== tundra ==
==> flow/design.v (excerpt) <==
module cordic_sin_cos(clk,rst,target_angle,x_res,y_res);
 input clk,rst;   
 input signed [19:0] target_angle;    
 output reg signed [19:0] x_res;  
 output reg signed [19:0] y_res;  
 wire signed [19:0] x_res_comb;  
 wire signed [19:0] y_res_comb;  
 reg signed [19:0] x [9:0];   
 reg signed [19:0] y [9:0];   
 wire signed[19:0] arc_tan [8:0];   
 reg  signed[19:0] z[8:0];   
 reg  d[8:0];  
 wire signed [19:0] target_angle_conv;   
 wire [2:0] quadrant_loc;  
 assign arc_tan[0] = {{6{1'b0}},10'b0000101101,4'b0000};    
 assign arc_tan[1] = {{6{1'b0}},10'b0000011010,4'b1001};    
 assign arc_tan[2] = {{6{1'b0}},10'b0000001110,4'b0000};    
 assign arc_tan[3] = {{6{1'b0}},10'b0000000111,4'b0010};    
 assign arc_tan[4] = {{6{1'b0}},10'b0000000011,4'b1001};    
 assign arc_tan[5] = {{6{1'b0}},10'b0000000001,4'b1100};    
 assign arc_tan[6] = {{6{1'b0}},10'b0000000000,4'b1110};    
 assign arc_tan[7] = {{6{1'b0}},10'b0000000000,4'b0111};    
 assign arc_tan[8] = {{6{1'b0}},10'b0000000000,4'b0011};    
 get_conv_target_angle conv_angle(.target_angle(target_angle),.target_angle_conv(target_angle_conv),.quadrant_loc(quadrant_loc));
 output_mapping out_map(.x(x[9][19:0]),.y(y[9][19:0]),.quadrant_loc(quadrant_loc),.x_res(x_res_comb),.y_res(y_res_comb));
 always@(posedge clk)
  begin
    if (rst == 0)
       begin
         x_res [19:0]     <= 20'b0;
         y_res [19:0]     <= 20'b0;  
       end 
    else 
       begin
         x_res [19:0] <= x_res_comb;
         y_res [19:0] <= y_res_comb;
       end
  end
 always@(*)
   begin
  ...
Size: roughly 40 flip-flops, roughly 62 I/O pins.
Settings: LEC_CHECK=0, CAP_MARGIN=40, CORE_MARGIN=2, CORE_UTILIZATION=68, SETUP_SLACK_MARGIN=-0.14, SLEW_MARGIN=35; clock period 28.8 ns.
run.sh (not shown) runs the stock make flow with config.mk's settings and CLKGATE_MAP_FILE=.
tundra: it failed with a tool error in global routing (5_1_grt), so there are no final results.
### tundra -> yarrow
Settings: CAP_MARGIN changed from 40 to 35; SLEW_MARGIN changed from 35 to 20; CTS_CLUSTER_SIZE newly set to 18; SETUP_SLACK_MARGIN removed (was -0.14); the clock period (ns, I/O delays scaled along) changed from 28.8 to 17.5.
Notes after the runs:
- FAIL yarrow @ detailed placement (3_5_place_dp): tool exited with error
- Reported for tundra and yarrow, number of top-level design ports turned out identical to the last digit.
- yarrow -> tundra: share of flip-flops with an asynchronous set or reset after synthesis delta 0, exact match
- yarrow vs. tundra: Yosys chip area held, number of storage elements in the synthesis netlist saw little to no change, die area shows no meaningful change, post-synthesis instance area was more or less identical, number of distinct library cell variants in the gate-level netlist after synthesis ~0 delta.
- As far as synthesized cell count is concerned, tundra and yarrow perform about the same.

pepper:
The RTL this note starts from:
==> flow/design.v <==
`timescale 1ns / 1ps
module get_conv_target_angle(
input signed [19:0] target_angle,
output reg signed [19:0] target_angle_conv,
output reg [2:0] quadrant_loc
    );
  always@(*)
    begin
        if ((target_angle >{16'd90,4'd0}) && (target_angle <= {16'd180,4'd0})) target_angle_conv = target_angle - {16'd90,4'd0};
        else if ((target_angle >{16'd180,4'd0}) && (target_angle <= {16'd270,4'd0})) target_angle_conv = target_angle - {16'd180,4'd0};
        else if ((target_angle > {16'd270,4'd0}) && (target_angle <= {16'd360,4'd0})) target_angle_conv = target_angle - {16'd360,4'd0};
        else target_angle_conv = target_angle;
    end 
  always@(*)
    begin
        if ((target_angle >{16'd90,4'd0}) && (target_angle <= {16'd180,4'd0})) quadrant_loc = 3'd2;
        else if ((target_angle >{16'd180,4'd0}) && (target_angle <= {16'd270,4'd0})) quadrant_loc = 3'd3;
        else if ((target_angle > {16'd270,4'd0}) && (target_angle <= {16'd360,4'd0})) quadrant_loc = 3'd4;
        else quadrant_loc = 3'd1;
    end    
endmodule
`timescale 1ns / 1ps
module output_mapping(
input signed [19:0] x, 
input signed [19:0] y,
input [2:0] quadrant_loc,
output reg signed [19:0] x_res,
output reg signed [19:0] y_res
    );
always@(*)
    begin
        if (quadrant_loc == 3'd2) x_res = -y;
        else if (quadrant_loc == 3'd3) x_res = -x;
        else  x_res = x; 
    end
 always@(*)
   begin
     if (quadrant_loc == 3'd2)       y_res = x;
     else if (quadrant_loc == 3'd3)  y_res = -y;
     else                            y_res = y; 
   end
endmodule
`timescale 1ns / 1ps
module cordic_sin_cos(clk,rst,target_angle,x_res,y_res);
 input clk,rst;   
 input signed [19:0] target_angle;    
 output reg signed [19:0] x_res;  
 output reg signed [19:0] y_res;  
 wire signed [19:0] x_res_comb;  
 wire signed [19:0] y_res_comb;  
 reg signed [19:0] x [9:0];   
 reg signed [19:0] y [9:0];   
 wire signed[19:0] arc_tan [8:0];   
 reg  signed[19:0] z[8:0];   
 reg  d[8:0];  
 wire signed [19:0] target_angle_conv;   
 wire [2:0] quadrant_loc;  
 assign arc_tan[0] = {{6{1'b0}},10'b0000101101,4'b0000};    
 assign arc_tan[1] = {{6{1'b0}},10'b0000011010,4'b1001};    
 assign arc_tan[2] = {{6{1'b0}},10'b0000001110,4'b0000};    
 assign arc_tan[3] = {{6{1'b0}},10'b0000000111,4'b0010};    
 assign arc_tan[4] = {{6{1'b0}},10'b0000000011,4'b1001};    
 assign arc_tan[5] = {{6{1'b0}},10'b0000000001,4'b1100};    
 assign arc_tan[6] = {{6{1'b0}},10'b0000000000,4'b1110};    
 assign arc_tan[7] = {{6{1'b0}},10'b0000000000,4'b0111};    
 assign arc_tan[8] = {{6{1'b0}},10'b0000000000,4'b0011};    
 get_conv_target_angle conv_angle(.target_angle(target_angle),.target_angle_conv(target_angle_conv),.quadrant_loc(quadrant_loc));
 output_mapping out_map(.x(x[9][19:0]),.y(y[9][19:0]),.quadrant_loc(quadrant_loc),.x_res(x_res_comb),.y_res(y_res_comb));
 always@(posedge clk)
  begin
    if (rst == 0)
       begin
         x_res [19:0]     <= 20'b0;
         y_res [19:0]     <= 20'b0;  
       end 
    else 
       begin
         x_res [19:0] <= x_res_comb;
         y_res [19:0] <= y_res_comb;
       end
  end
 always@(*)
   begin
      x[0] = 20'b00001001101101110001;  
      y[0] = 20'b00000000000000000000;  
      z[0] = target_angle_conv;  
      d[0] = (z[0][19] == 0) ? 1 : 0;   
   end
 always@(*)
   begin
     x[1] = (d[0] == 1) ? (x[0] - y[0]) : (x[0]+y[0]);
     y[1] = (d[0] == 1) ? (y[0] + x[0]) : (y[0]-x[0]);
     z[1] = (d[0] == 1) ? (z[0] - arc_tan[0]) : (z[0]+arc_tan[0]);
     d[1] = (z[1][19] == 0) ? 1 : 0;
     x[2] = (d[1] == 1) ? (x[1] - (y[1]>>>1)) : (x[1]+(y[1]>>>1));
     y[2] = (d[1] == 1) ? (y[1] + (x[1]>>>1)) : (y[1]-(x[1]>>>1));
     z[2] = (d[1] == 1) ? (z[1] - arc_tan[1]) : (z[1]+arc_tan[1]);
     d[2] = (z[2][19] == 0) ? 1 : 0;   
     x[3] = (d[2] == 1) ? (x[2] - (y[2]>>>2)) : (x[2]+(y[2]>>>2));
     y[3] = (d[2] == 1) ? (y[2] + (x[2]>>>2)) : (y[2]-(x[2]>>>2));
     z[3] = (d[2] == 1) ? (z[2] - arc_tan[2]) : (z[2]+arc_tan[2]);
     d[3] = (z[3][19] == 0) ? 1 : 0; 
     x[4] = (d[3] == 1) ? (x[3] - (y[3]>>>3)) : (x[3]+(y[3]>>>3));
     y[4] = (d[3] == 1) ? (y[3] + (x[3]>>>3)) : (y[3]-(x[3]>>>3));
     z[4] = (d[3] == 1) ? (z[3] - arc_tan[3]) : (z[3]+arc_tan[3]);
     d[4] = (z[4][19] == 0) ? 1 : 0; 
     x[5] = (d[4] == 1) ? (x[4] - (y[4]>>>4)) : (x[4]+(y[4]>>>4));
     y[5] = (d[4] == 1) ? (y[4] + (x[4]>>>4)) : (y[4]-(x[4]>>>4));
     z[5] = (d[4] == 1) ? (z[4] - arc_tan[4]) : (z[4]+arc_tan[4]);
     d[5] = (z[5][19] == 0) ? 1 : 0; 
     x[6] = (d[5] == 1) ? (x[5] - (y[5]>>>5)) : (x[5]+(y[5]>>>5));
     y[6] = (d[5] == 1) ? (y[5] + (x[5]>>>5)) : (y[5]-(x[5]>>>5));
     z[6] = (d[5] == 1) ? (z[5] - arc_tan[5]) : (z[5]+arc_tan[5]);
     d[6] = (z[6][19] == 0) ? 1 : 0; 
     x[7] = (d[6] == 1) ? (x[6] - (y[6]>>>6)) : (x[6]+(y[6]>>>6));
     y[7] = (d[6] == 1) ? (y[6] + (x[6]>>>6)) : (y[6]-(x[6]>>>6));
     z[7] = (d[6] == 1) ? (z[6] - arc_tan[6]) : (z[6]+arc_tan[6]);
     d[7] = (z[7][19] == 0) ? 1 : 0; 
     x[8] = (d[7] == 1) ? (x[7] - (y[7]>>>7)) : (x[7]+(y[7]>>>7));
     y[8] = (d[7] == 1) ? (y[7] + (x[7]>>>7)) : (y[7]-(x[7]>>>7));
     z[8] = (d[7] == 1) ? (z[7] - arc_tan[7]) : (z[7]+arc_tan[7]);
     d[8] = (z[8][19] == 0) ? 1 : 0; 
     x[9] = (d[8] == 1) ? (x[8] - (y[8]>>>8)) : (x[8]+(y[8]>>>8));
     y[9] = (d[8] == 1) ? (y[8] + (x[8]>>>8)) : (y[8]-(x[8]>>>8));
     z[9] = (d[8] == 1) ? (z[8] - arc_tan[8]) : (z[8]+arc_tan[8]);
     d[9] = (z[9][19] == 0) ? 1 : 0; 
   end
endmodule
export LEC_CHECK = 0
export CAP_MARGIN = 20
export CORE_ASPECT_RATIO = 1.94
export CORE_MARGIN = 2
export CORE_UTILIZATION = 64
export CTS_CLUSTER_DIAMETER = 147
export CTS_CLUSTER_SIZE = 100
export SLEW_MARGIN = 20
export TNS_END_PERCENT = 10
create_clock -name core_clock -period 35.0 [get_ports {clk}]
pepper ended with every stage complete and zero timing, DRC or antenna violations.
### pepper -> cedar
==> flow/config.mk <==
export PLATFORM = sky130hd
export DESIGN_NAME = cordic_sin_cos
export DESIGN_NICKNAME = cordic_sin_cos
export VERILOG_FILES = /design/flow/design.v
export SDC_FILE = /design/flow/constraint.sdc
export NUM_CORES = 4
export LEC_CHECK = 0
export CAP_MARGIN = 0
export CELL_PAD_IN_SITES_DETAIL_PLACEMENT = 1
export CELL_PAD_IN_SITES_GLOBAL_PLACEMENT = 1
export CORE_MARGIN = 7
export CORE_UTILIZATION = 40
export CTS_CLUSTER_DIAMETER = 319
export CTS_CLUSTER_SIZE = 67
export GPL_ROUTABILITY_DRIVEN = 1
export GPL_TIMING_DRIVEN = 0
export SLEW_MARGIN = 10
==> results <==
- The final reports for cedar and pepper show total half-perimeter wirelength after legalization and detailed placement higher in the former.
- Of cedar and pepper, it is cedar that has the higher actual transition at the worst max-transition pin.
- pepper reports its critical path startpoint as target_angle[1] while cedar reports target_angle[0].
- Between cedar and pepper, it is cedar whose die boundary width is higher, by 81%.
- Utilization pepper -> cedar: down
- Summary: with pepper as the reference, tally of filler cells in the layout in cedar moved up by more than 100%.
Input changes introduced in maple (baseline for comparison: cedar):
==> flow/config.mk <==
export PLATFORM = sky130hd
export DESIGN_NAME = cordic_sin_cos
export DESIGN_NICKNAME = cordic_sin_cos
export VERILOG_FILES = /design/flow/design.v
export SDC_FILE = /design/flow/constraint.sdc
export NUM_CORES = 4
export LEC_CHECK = 0
export CAP_MARGIN = 20
export CELL_PAD_IN_SITES_GLOBAL_PLACEMENT = 1
export CORE_MARGIN = 2
export CORE_UTILIZATION = 40
export GPL_TIMING_DRIVEN = 1
export SLEW_MARGIN = 35
export TNS_END_PERCENT = 80
==> flow/constraint.sdc <==
create_clock -name core_clock -period 31.3 [get_ports {clk}]
set_input_delay 6.2600 -clock core_clock [delete_from_list [all_inputs] [get_ports {clk}]]
set_output_delay 6.2600 -clock core_clock [all_outputs]
set_load 0.01 [all_outputs]
--- outcome ---
Looking at core utilization, maple sits 2.0 points higher than cedar does.
Multi-input logic cell count essentially unchanged between maple and cedar.
Compared with cedar, maple shows flop share of the area lower by 0.16 points.
maple vs cedar: logic depth of the worst path, buffers included down
